Setup of run 1:
// FpCustomAddSub
module FpCustomAddSub 
# (
	parameter	ManWidth	=	16,
	parameter	ExpWidth	=	6
)
(Rst_i,Clk_i,A_i,B_i,AddSub_i,Nd_i,Result_o,ResultValid_o);	
	function integer Log2;
	input integer value;
		begin
			Log2 = 0;
			while (value > 1) begin
				value   = value >> 1;
				Log2    = Log2 + 1;
			end
		end
	endfunction
	localparam	InOutWidth	=	1+ExpWidth+ManWidth;
	localparam	ExtManWidth	=	ManWidth+1;
	localparam	Stages	=	Log2(InOutWidth);
	input	Rst_i;
	input	Clk_i;
	input	[InOutWidth-1:0]	A_i;
	input	[InOutWidth-1:0]	B_i;
	input	AddSub_i;
	input	Nd_i;
	output	[InOutWidth-1:0]	Result_o;
	output	ResultValid_o;
	wire	signB	=	B_i[InOutWidth-1]^AddSub_i;
	wire	[InOutWidth-2:0]	absA	=	A_i[InOutWidth-2:0];
	wire	[InOutWidth-2:0]	absB	=	B_i[InOutWidth-2:0];
	reg		[InOutWidth-1:0]	muxA;
	reg		[InOutWidth-1:0]	muxB;
	reg	impliedA;
	reg	impliedB;
	reg	[InOutWidth-1:0]	muxAReg;
	reg	[InOutWidth-1:0]	muxBReg;
	reg	[ExpWidth-1:0]		expDiff;
  ...
clock: 2.65 ns
lec_check: 0
abc_area: 1
cap_margin: 20
cell_pad_in_sites_detail_placement: 0
cell_pad_in_sites_global_placement: 1
core_margin: 10
core_utilization: 43
cts_cluster_diameter: 379
cts_cluster_size: 84
max_routing_layer: met5
place_density_lb_addon: 0.03
setup_slack_margin: 0.02
slew_margin: 0
tns_end_percent: 15
run.sh (not shown) runs the stock make flow with config.mk's settings and CLKGATE_MAP_FILE=.
To summarise run 1: no stage aborted, but the layout did not pass its checks, failing on negative setup slack.
Modified inputs, run 2 compared to run 1
Settings: clearing PLACE_DENSITY_LB_ADDON, which used to be 0.03; swapping 43 for 45 in CORE_UTILIZATION; swapping 0.02 for -0.23 in SETUP_SLACK_MARGIN; putting PLACE_DENSITY at 0.36 where nothing was set.
Findings:
Every stage of run 2 finished as expected; the final checks, on the other hand, flagged negative setup slack, which means the layout fails. Run 2 ended up with a lower switching power total than run 1 did. Worst setup slack before clock tree synthesis (run 2 over run 1): increase, 0.021 ns. Status: non-clock buffering overhead in the final layout parity (run 1, run 2). Compared with run 1, the router placed fewer vias in run 2. Diff run 1 -> run 2 | per-cell routed wire length | decrease of 0.28 um. Run 2 against run 1: final area saw a decrease; power after layout lost about 3%; count of clock-buffer cells in the layout saw an increase; met3 routed wirelength went up by 29 um; cell area after placement closely matched the old numbers. Comparing run 2 and run 1, the lower final core utilization is on run 1.
Relative to run 2, the following input files were edited for run 3:
Settings: TNS_END_PERCENT now 85, was 15; SETUP_SLACK_MARGIN no longer set, was -0.23; PLACE_DENSITY no longer set, was 0.36; ABC_AREA now 0, was 1; CORE_MARGIN now 5, was 10; CTS_CLUSTER_DIAMETER now 92, was 379; CORE_UTILIZATION now 25, was 45; PLACE_DENSITY_LB_ADDON now 0.03, previously not set.
Notes after the runs:
For the routed length on met3, run 3 came in 76 um lower than run 2 did.
met3 usage in global routing for run 3 is lower than for run 2.
Run 3 vs run 2: post-synthesis to final-layout area growth up in run 3
The layout from run 3, despite a flow that completed every stage, fails the layout checks, with the failing checks listed as negative setup slack.
Inputs modified between run 3 and run 4:
Settings: CORE_UTILIZATION changed from 25 to 57; CORE_MARGIN changed from 5 to 2; the clock period (ns, I/O delays scaled along) changed from 2.65 to 3.1.
## What came out
[run 4] flow finished | final checks: failed | reasons: negative setup slack. Comparing run 3 and run 4, the higher via-per-instance ratio is on run 4. Going from run 3 to run 4, the total placed instance area was found to have gone down by 7.9%. Final clock period utilization by the worst path in run 4 vs run 3: down 14 points. Compared to run 3, run 4 reaches a lower achievable clock.
--- input diff run 4..run 5 ---
Settings: a change of CORE_UTILIZATION from 57 to 67; a change of CELL_PAD_IN_SITES_GLOBAL_PLACEMENT from 1 to 0; a change of ABC_AREA from 0 to 1; a deleted PLACE_DENSITY_LB_ADDON that had been 0.03; a change of SLEW_MARGIN from 0 to 5; an added PLACE_DENSITY of 0.62; a change of the clock period (ns, I/O delays scaled along) from 3.1 to 2.86.
Summary of run 5 over run 4: routed wire length increased about 4%, global-route wire length before repair rose by 3.0%, net count reported at finish rose by 187, footprint of the flip-flops and latches essentially unchanged. Async set or reset register ratio after synthesis: run 5 vs run 4 identical. | run 5 | all stages done | FAIL | negative setup slack |. Compared with run 4, maximum clock frequency in run 5 increased by more than 10%. Against run 4, run 5 reports a placeable core region that is lower. Looking at combinational group share of total power, run 5 sits 2.6 points below run 4. | share of the clock period used by the worst path | run 5 vs run 4 | 6.8 points lower |.
For run 6, these inputs were changed with respect to run 5:
Settings: SLEW_MARGIN now 20, was 5; CTS_CLUSTER_DIAMETER no longer set, was 92; CELL_PAD_IN_SITES_DETAIL_PLACEMENT no longer set, was 0; TNS_END_PERCENT no longer set, was 85; CORE_UTILIZATION now 40, was 67; CTS_CLUSTER_SIZE no longer set, was 84; PLACE_DENSITY no longer set, was 0.62; ABC_AREA no longer set, was 1; CELL_PAD_IN_SITES_GLOBAL_PLACEMENT no longer set, was 0; MAX_ROUTING_LAYER no longer set, was met5; the clock period (ns, I/O delays scaled along) now 3.87, was 2.86.
==> comparison <==
Run 6: no failed stages, no open violations at the end. In terms of synthesized area, run 6 and run 5 differ only marginally. Run 6 vs. run 5: share of power burned in combinational logic went down by 5.0 points. Comparing the two runs side by side, run 6 comes out behind run 5 on die area. Between run 5 and run 6, the core occupancy in the finished layout is lower for run 6. Non-clock buffer count (run 6 vs. run 5) decreases by more than a quarter. The post-DP HPWL in run 6 sits about 13% below the value recorded for run 5.

* * *

The RTL this note starts from:
==> flow/design.v <==
module FpCustomAddSub 
# (
	parameter	ManWidth	=	16,
	parameter	ExpWidth	=	6
)
(Rst_i,Clk_i,A_i,B_i,AddSub_i,Nd_i,Result_o,ResultValid_o);	
	function integer Log2;
	input integer value;
		begin
			Log2 = 0;
			while (value > 1) begin
				value   = value >> 1;
				Log2    = Log2 + 1;
			end
		end
	endfunction
	localparam	InOutWidth	=	1+ExpWidth+ManWidth;
	localparam	ExtManWidth	=	ManWidth+1;
	localparam	Stages	=	Log2(InOutWidth);
	input	Rst_i;
	input	Clk_i;
	input	[InOutWidth-1:0]	A_i;
	input	[InOutWidth-1:0]	B_i;
	input	AddSub_i;
	input	Nd_i;
	output	[InOutWidth-1:0]	Result_o;
	output	ResultValid_o;
	wire	signB	=	B_i[InOutWidth-1]^AddSub_i;
	wire	[InOutWidth-2:0]	absA	=	A_i[InOutWidth-2:0];
	wire	[InOutWidth-2:0]	absB	=	B_i[InOutWidth-2:0];
	reg		[InOutWidth-1:0]	muxA;
	reg		[InOutWidth-1:0]	muxB;
	reg	impliedA;
	reg	impliedB;
	reg	[InOutWidth-1:0]	muxAReg;
	reg	[InOutWidth-1:0]	muxBReg;
	reg	[ExpWidth-1:0]		expDiff;
	reg	addSubOrepation;
	wire	[ManWidth:0]	manA	=	{impliedA,	muxAReg[ManWidth-1:0]};
	wire	[ManWidth:0]	manB	=	{impliedB,	muxBReg[ManWidth-1:0]};
	reg	[ManWidth:0]	manANorm;
	reg	[ManWidth:0]	manBNorm;
	reg	addSubOrepationReg;
	reg	[ExtManWidth:0]	manSum;
	wire	[Stages-1:0]	distance;
	wire	[ExtManWidth+1:0]	dataArray	[0:Stages];
	wire	[Stages+1:0]	distanceR	=	{2'b00,distanceR1};
	reg		[ExtManWidth-1:0]	manSumReg;
	wire	[ExtManWidth-1:0]	normCMan	=	manSumReg	<<	distanceR1[Stages-1:0];	 
	reg	[ManWidth-1:0]	manC;
	reg	[ExpWidth-1:0]	expAPipe	[0:4];
	reg	[ExpWidth-1:0]	expC;
	reg	[4:0]	signC;
	reg	[8:0]	valid;
	assign  dataArray [0]	=	manSum;		
	assign	Result_o	=	{signC[4],expC,manC};
	assign	ResultValid_o	=	valid[4];
	always	@(*)	begin
		if	(absA<absB)	begin
			muxA	<=	{signB,absB};
			muxB	<=	{A_i[InOutWidth-1],absA};
		end	else	begin
			muxA	<=	{A_i[InOutWidth-1],absA};
			muxB	<=	{signB,absB};
		end 
	end
	always	@(posedge	Clk_i)	begin
		if	(muxA	[InOutWidth-2 -:ExpWidth]	==	8'h00)	begin	 
			impliedA	<=	1'b0;	 
		end	else	begin
			impliedA	<=	1'b1;	 
		end
		if	(muxB	[InOutWidth-2 -:ExpWidth]	==	8'h00)	begin	 
			impliedB	<=	1'b0;
		end	else	begin
			impliedB	<=	1'b1;
		end
		muxAReg	<=	muxA;
		muxBReg	<=	muxB;
		expDiff	<=	muxA[InOutWidth-2 -:ExpWidth]	-	muxB[InOutWidth-2 -:ExpWidth];	 
		addSubOrepation	<=	muxA[InOutWidth-1]	^	muxB[InOutWidth-1];	 
	end
	always	@(posedge	Clk_i)	begin
		manANorm	<=	manA;
		manBNorm	<=	manB	>>	expDiff;	 
		addSubOrepationReg <= addSubOrepation;
	end
	always	@(posedge	Clk_i)	begin
		if	(Rst_i)	begin
			manSum	<=	{ExtManWidth{1'b0}};
		end	else	if	(!addSubOrepationReg)	begin
			manSum	<=	{1'b0,	manANorm}	+	{1'b0,	manBNorm};
		end	else	begin
			manSum	<=	{1'b0,	manANorm}	-	{1'b0,	manBNorm};
		end
	end
	genvar	i;
	generate	
		for (i=0; i<Stages; i=i+1)	begin: searchMSB
			wire [ExtManWidth+1:0] dataIn;	
			wire [ExtManWidth+1:0] shitedDataOut;
			wire [ExtManWidth+1:0] dataOut;
			assign  dataIn = dataArray[i];
			wire    shiftDesired = ~|(dataIn[ExtManWidth+1:ExtManWidth+1-(1 << (Stages-1-i))]);
			assign  distance[(Stages-1-i)] = shiftDesired;		
			assign  shitedDataOut = dataIn << (1 << (Stages-1-i));	
			assign  dataOut = shiftDesired ? shitedDataOut : dataIn;	
			assign  dataArray[i+1] = dataOut;
		end
		reg	[Stages-1:0]	distanceR1;
		always	@(posedge	Clk_i)	begin
			distanceR1	<=	distance;
		end
	endgenerate	
	always	@(posedge	Clk_i)	begin
		manSumReg	<=	manSum	[ExtManWidth-1 -:ExtManWidth];
	end
	always	@(posedge	Clk_i)	begin
		if	(Rst_i)	begin
			manC	<=	{ManWidth{1'b0}};
		end	else	begin
			manC	<=	normCMan	[ExtManWidth-1 -:ManWidth];	 
		end
	end
	always	@(posedge	Clk_i)	begin	
		expAPipe[0]	<=	muxA[InOutWidth-2 -:ExpWidth];	 
		expAPipe[1]	<=	expAPipe[0];
		expAPipe[2]	<=	expAPipe[1];
		expAPipe[3]	<=	expAPipe[2];
		expAPipe[4]	<=	expAPipe[3];
	end
	always	@(posedge	Clk_i)	begin
		if	(&distanceR1)	begin
			expC	<=	{ExpWidth{1'b0}};
		end	else	begin
			if	(expAPipe[3]	>=	distanceR)	begin
				expC	<=	expAPipe[3]-distanceR+1;			 
			end	else	begin
				expC	<=	{{ExpWidth+1{1'b0}},1'b1};
			end
		end	
	end
	always	@(posedge	Clk_i)	begin
		signC	<=	{signC[3:0],	muxA[InOutWidth-1]};
	end
	always	@(posedge	Clk_i)	begin
		valid	<=	{valid[7:0],Nd_i};
	end	
endmodule
export LEC_CHECK = 0
export ABC_AREA = 1
export CAP_MARGIN = 35
export CELL_PAD_IN_SITES_GLOBAL_PLACEMENT = 1
export CORE_MARGIN = 4
export CORE_UTILIZATION = 40
export CTS_CLUSTER_DIAMETER = 119
export CTS_CLUSTER_SIZE = 78
export GPL_TIMING_DRIVEN = 0
export MIN_ROUTING_LAYER = met2
export PLACE_DENSITY_LB_ADDON = 0.12
export SETUP_SLACK_MARGIN = -0.28
export SLEW_MARGIN = 20
export TNS_END_PERCENT = 75
create_clock -name core_clock -period 3.89 [get_ports {Clk_i}]
The starting point finished but failed the layout checks on design-rule violations.
==> next run, changes <==
- ABC_AREA: 1 -> unset
- CAP_MARGIN: 35 -> 20
- CELL_PAD_IN_SITES_GLOBAL_PLACEMENT: 1 -> unset
- CORE_MARGIN: 4 -> 2
- CORE_UTILIZATION: 40 -> 64
- CTS_CLUSTER_DIAMETER: 119 -> unset
- CTS_CLUSTER_SIZE: 78 -> unset
- GPL_TIMING_DRIVEN: 0 -> unset
- MIN_ROUTING_LAYER: met2 -> unset
- PLACE_DENSITY_LB_ADDON: 0.12 -> unset
- SETUP_SLACK_MARGIN: -0.28 -> unset
- TNS_END_PERCENT: 75 -> unset
- clock period: 3.89 -> 2.19 ns (I/O delays scaled with it)
With this change the flow died in global routing (5_1_grt).
Synthesized cell count came out lower by 22%.
Die area came out lower by 40%.
Synthesized area stays flat.
==> next run, changes <==
- CORE_UTILIZATION: 64 -> 66
- SETUP_SLACK_MARGIN: unset -> 0.61
- clock period: 2.19 -> 2.35 ns (I/O delays scaled with it)
The changed run stopped in clock tree synthesis (4_1_cts); area after synthesis is unchanged; synthesized cell count does not change; die area goes down by 2.9%.
==> next run, changes <==
- CORE_UTILIZATION: 66 -> 57
- SETUP_SLACK_MARGIN: 0.61 -> 0.6
- clock period: 2.35 -> 2.19 ns (I/O delays scaled with it)
With this change the flow never finished: it broke off in global routing (5_1_grt).
Die area grows by 15%.
Synthesized area does not change.
Synthesized cell count is unchanged.

* * *

// FpCustomAddSub: RTL as listed in full above, without the edits since
export LEC_CHECK = 0
export ABC_AREA = 0
export CAP_MARGIN = 20
export CELL_PAD_IN_SITES_DETAIL_PLACEMENT = 0
export CELL_PAD_IN_SITES_GLOBAL_PLACEMENT = 0
export CORE_MARGIN = 2
export CORE_UTILIZATION = 68
export CTS_CLUSTER_DIAMETER = 92
export CTS_CLUSTER_SIZE = 84
export MAX_ROUTING_LAYER = met5
export SLEW_MARGIN = 0
export TNS_END_PERCENT = 85
create_clock -name core_clock -period 3.23 [get_ports {Clk_i}]
The first run finished but failed the layout checks on setup timing.
Next try:
- CORE_UTILIZATION: 68 -> 72
- PLACE_DENSITY: not set -> 0.67
- clock period: 3.23 -> 3.1 ns (I/O delays scaled with it)
Result:
- With this change the flow died in 5_1_grt on DPL-0038
- synthesized area does not change
- synthesized cell count does not change
- die area is lower by 5.4%
Next try:
- ABC_AREA: 0 -> not set
- CELL_PAD_IN_SITES_DETAIL_PLACEMENT: 0 -> not set
- CELL_PAD_IN_SITES_GLOBAL_PLACEMENT: 0 -> not set
- CORE_UTILIZATION: 72 -> 65
- CTS_CLUSTER_DIAMETER: 92 -> not set
- CTS_CLUSTER_SIZE: 84 -> not set
- MAX_ROUTING_LAYER: met5 -> not set
- PLACE_DENSITY: 0.67 -> not set
- SLEW_MARGIN: 0 -> 20
- TNS_END_PERCENT: 85 -> not set
- clock period: 3.1 -> 4.66 ns (I/O delays scaled with it)
With this change the flow went through all stages and came out clean.
Die size climbs by 10%.
Synthesized area stays the same.
Synthesized cell count is unchanged.
Next try:
- CORE_UTILIZATION: 65 -> 66
- CTS_CLUSTER_DIAMETER: not set -> 100
- clock period: 4.66 -> 2.35 ns (I/O delays scaled with it)
Result: This time the run died in 4_1_cts (DPL-0033); synthesized cell count does not change; die size goes down slightly; area after synthesis does not change.
Next try:
- CORE_UTILIZATION: 66 -> 40
- CTS_CLUSTER_DIAMETER: 100 -> not set
- clock period: 2.35 -> 4.5 ns (I/O delays scaled with it)
Effect:
- Now the flow finished clean
- die size goes up by 62%
- synthesized area is unchanged
- synthesized cell count stays the same

* * *

## build 4
Starts from the design.v that is shown in full above.
Settings: LEC_CHECK=0, ABC_AREA=0, CAP_MARGIN=20, CELL_PAD_IN_SITES_DETAIL_PLACEMENT=0, CELL_PAD_IN_SITES_GLOBAL_PLACEMENT=1, CORE_MARGIN=2, CORE_UTILIZATION=72, CTS_CLUSTER_DIAMETER=363, CTS_CLUSTER_SIZE=84, HOLD_SLACK_MARGIN=0.26, MAX_ROUTING_LAYER=met5, PLACE_DENSITY_LB_ADDON=0.0, SETUP_SLACK_MARGIN=-0.09, SLEW_MARGIN=0, TNS_END_PERCENT=85; clock period 0.951 ns.
No final results exist for build 4, since it was stopped by error FLW-0024 during global placement without I/O (3_1_place_gp_skip_io).
diff inputs: build 4 => build 12
==> flow/config.mk <==
export PLATFORM = sky130hd
export DESIGN_NAME = FpCustomAddSub
export DESIGN_NICKNAME = FpCustomAddSub
export VERILOG_FILES = /design/flow/design.v
export SDC_FILE = /design/flow/constraint.sdc
export NUM_CORES = 4
export LEC_CHECK = 0
export ABC_AREA = 1
export CAP_MARGIN = 20
export CELL_PAD_IN_SITES_DETAIL_PLACEMENT = 0
export CELL_PAD_IN_SITES_GLOBAL_PLACEMENT = 1
export CORE_MARGIN = 4
export CORE_UTILIZATION = 25
export CTS_CLUSTER_DIAMETER = 92
export CTS_CLUSTER_SIZE = 84
export MAX_ROUTING_LAYER = met5
export PLACE_DENSITY_LB_ADDON = 0.03
export SLEW_MARGIN = 0
export TNS_END_PERCENT = 70
==> flow/constraint.sdc <==
create_clock -name core_clock -period 2.65 [get_ports {Clk_i}]
set_input_delay 0.5300 -clock core_clock [delete_from_list [all_inputs] [get_ports {Clk_i}]]
set_output_delay 0.5300 -clock core_clock [all_outputs]
set_load 0.01 [all_outputs]
Notes after the runs:
- Build 12 finished all stages; the layout is clean.
- In the metrics for build 4 and build 12, the one carrying the higher simple-gate share of the synthesized area is build 12.
- [compare] base=build 4 new=build 12: initial cell density of the core decreased by 49 points relative to the old numbers; floorplan net count shows an increase of 223; proportion of synthesized chip area in sequential cells now sits at about the same level.
- Compared with build 4, build 12 shows tally of unique sky130hd cells used after synthesis lower by 23.
- Re synthesized cell count: build 4 and build 12 aren't equal, and the lower value belongs to build 4.
- In build 12, the die footprint came out 190% above the value in build 4.
- The post-synthesis chip area from yosys was comparable across build 4 and build 12.
- Diff build 4..build 12 | area after synthesis | negligible
- Build 12 ends up with a xor and xnor fraction of the mapped netlist area that is 1.7 points lower than in build 4.
--- input diff build 12..build 55 ---
--- a/flow/config.mk
+++ b/flow/config.mk
@@ -11,9 +11,11 @@
 export CELL_PAD_IN_SITES_GLOBAL_PLACEMENT = 1
-export CORE_MARGIN = 4
-export CORE_UTILIZATION = 25
-export CTS_CLUSTER_DIAMETER = 92
-export CTS_CLUSTER_SIZE = 84
+export CORE_ASPECT_RATIO = 1.72
+export CORE_MARGIN = 10
+export CORE_UTILIZATION = 45
+export CTS_CLUSTER_DIAMETER = 379
+export CTS_CLUSTER_SIZE = 100
 export MAX_ROUTING_LAYER = met5
-export PLACE_DENSITY_LB_ADDON = 0.03
+export PLACE_DENSITY = 0.78
+export SETUP_SLACK_MARGIN = -0.24
 export SLEW_MARGIN = 0
-export TNS_END_PERCENT = 70
+export TNS_END_PERCENT = 15
Results
Build 55 completed end to end; final checks failed (negative setup slack).
Per the comparison of build 55 with build 12, floorplan die width has decreased; core utilization before placement has increased; met3 global-route usage has increased; final net count has decreased; first-iteration DRC count has increased.
The flip-flop and latch area on build 12 is in line with that on build 55.
Worst setup slack after placement sits higher in build 55 than in build 12.
Setup fix buffers added after clock tree synthesis (higher): build 12
When the final numbers for build 55 and build 12 were put side by side, the flop share of the area turned out to be smaller in build 12.
Setup slack of the critical path after layout in build 55 is 160 ps lower than in build 12
Modified inputs, build 47 compared to build 55
==> flow/config.mk <==
export PLATFORM = sky130hd
export DESIGN_NAME = FpCustomAddSub
export DESIGN_NICKNAME = FpCustomAddSub
export VERILOG_FILES = /design/flow/design.v
export SDC_FILE = /design/flow/constraint.sdc
export NUM_CORES = 4
export LEC_CHECK = 0
export CAP_MARGIN = 20
export CORE_MARGIN = 2
export CORE_UTILIZATION = 66
export SLEW_MARGIN = 20
==> flow/constraint.sdc <==
create_clock -name core_clock -period 3.66 [get_ports {Clk_i}]
set_input_delay 0.7320 -clock core_clock [delete_from_list [all_inputs] [get_ports {Clk_i}]]
set_output_delay 0.7320 -clock core_clock [all_outputs]
set_load 0.01 [all_outputs]
==> comparison <==
In build 47 relative to build 55, total power divided by cell area had gone down by more than 10%. Higher clock share of power was reported by build 47, not build 55. Build 47 ran in full, but the layout does not pass; the checks complain about negative setup slack. Between build 55 and build 47, the flow reports global-route wire length before repair decreasing by a few percent.
Edits applied to the flow inputs when going from build 47 to build 89:
--- a/flow/config.mk
+++ b/flow/config.mk
@@ -9,3 +9,3 @@
 export CORE_MARGIN = 2
-export CORE_UTILIZATION = 66
+export CORE_UTILIZATION = 65
 export SLEW_MARGIN = 20
==> flow/constraint.sdc <==
create_clock -name core_clock -period 2.19 [get_ports {Clk_i}]
set_input_delay 0.4380 -clock core_clock [delete_from_list [all_inputs] [get_ports {Clk_i}]]
set_output_delay 0.4380 -clock core_clock [all_outputs]
set_load 0.01 [all_outputs]
==> results <==
Build 89 did not run to completion, as it errored out during clock tree synthesis (4_1_cts).
Die height (build 89 vs. build 47) increases slightly
There was hardly any difference in post-synthesis cell count between build 47 and build 89.
The HPWL reported at the end of detailed placement in build 89 is 1.2 times that in build 47.
Minimum setup slack after placement: build 89 < build 47
Number of cells in Yosys stat came out exactly the same in build 47 and build 89.
Sort build 47 and build 89 by die extent in x, descending, and build 89 comes first.
For number of placed cells counting well taps, dividing the value from build 89 by the value from build 47 gives 1.10.
On area of the core: build 89 sits above build 47.
Compared to build 47, build 89 has die size 1.5% higher.
The inputs of build 94 differ from those of build 89 as listed below.
--- a/flow/config.mk
+++ b/flow/config.mk
@@ -7,5 +7,8 @@
 export LEC_CHECK = 0
+export ABC_AREA = 1
 export CAP_MARGIN = 20
+export CORE_ASPECT_RATIO = 1.15
 export CORE_MARGIN = 2
 export CORE_UTILIZATION = 65
+export SETUP_SLACK_MARGIN = 1.01
 export SLEW_MARGIN = 20
==> flow/constraint.sdc <==
create_clock -name core_clock -period 4.66 [get_ports {Clk_i}]
set_input_delay 0.9320 -clock core_clock [delete_from_list [all_inputs] [get_ports {Clk_i}]]
set_output_delay 0.9320 -clock core_clock [all_outputs]
set_load 0.01 [all_outputs]
==> results <==
- Build 94 finished all stages; the layout is clean.
- Changes observed in build 94 relative to build 89: complex-gate fraction of the synthesized area has decreased; average cell area after synthesis has decreased; total number of placement rows has increased.
- Against build 89, build 94 comes in 223 higher on synthesized cell count.
- Diff build 94 and build 89: total placed instance area higher in build 89
Power and IR drop assume default switching activity.
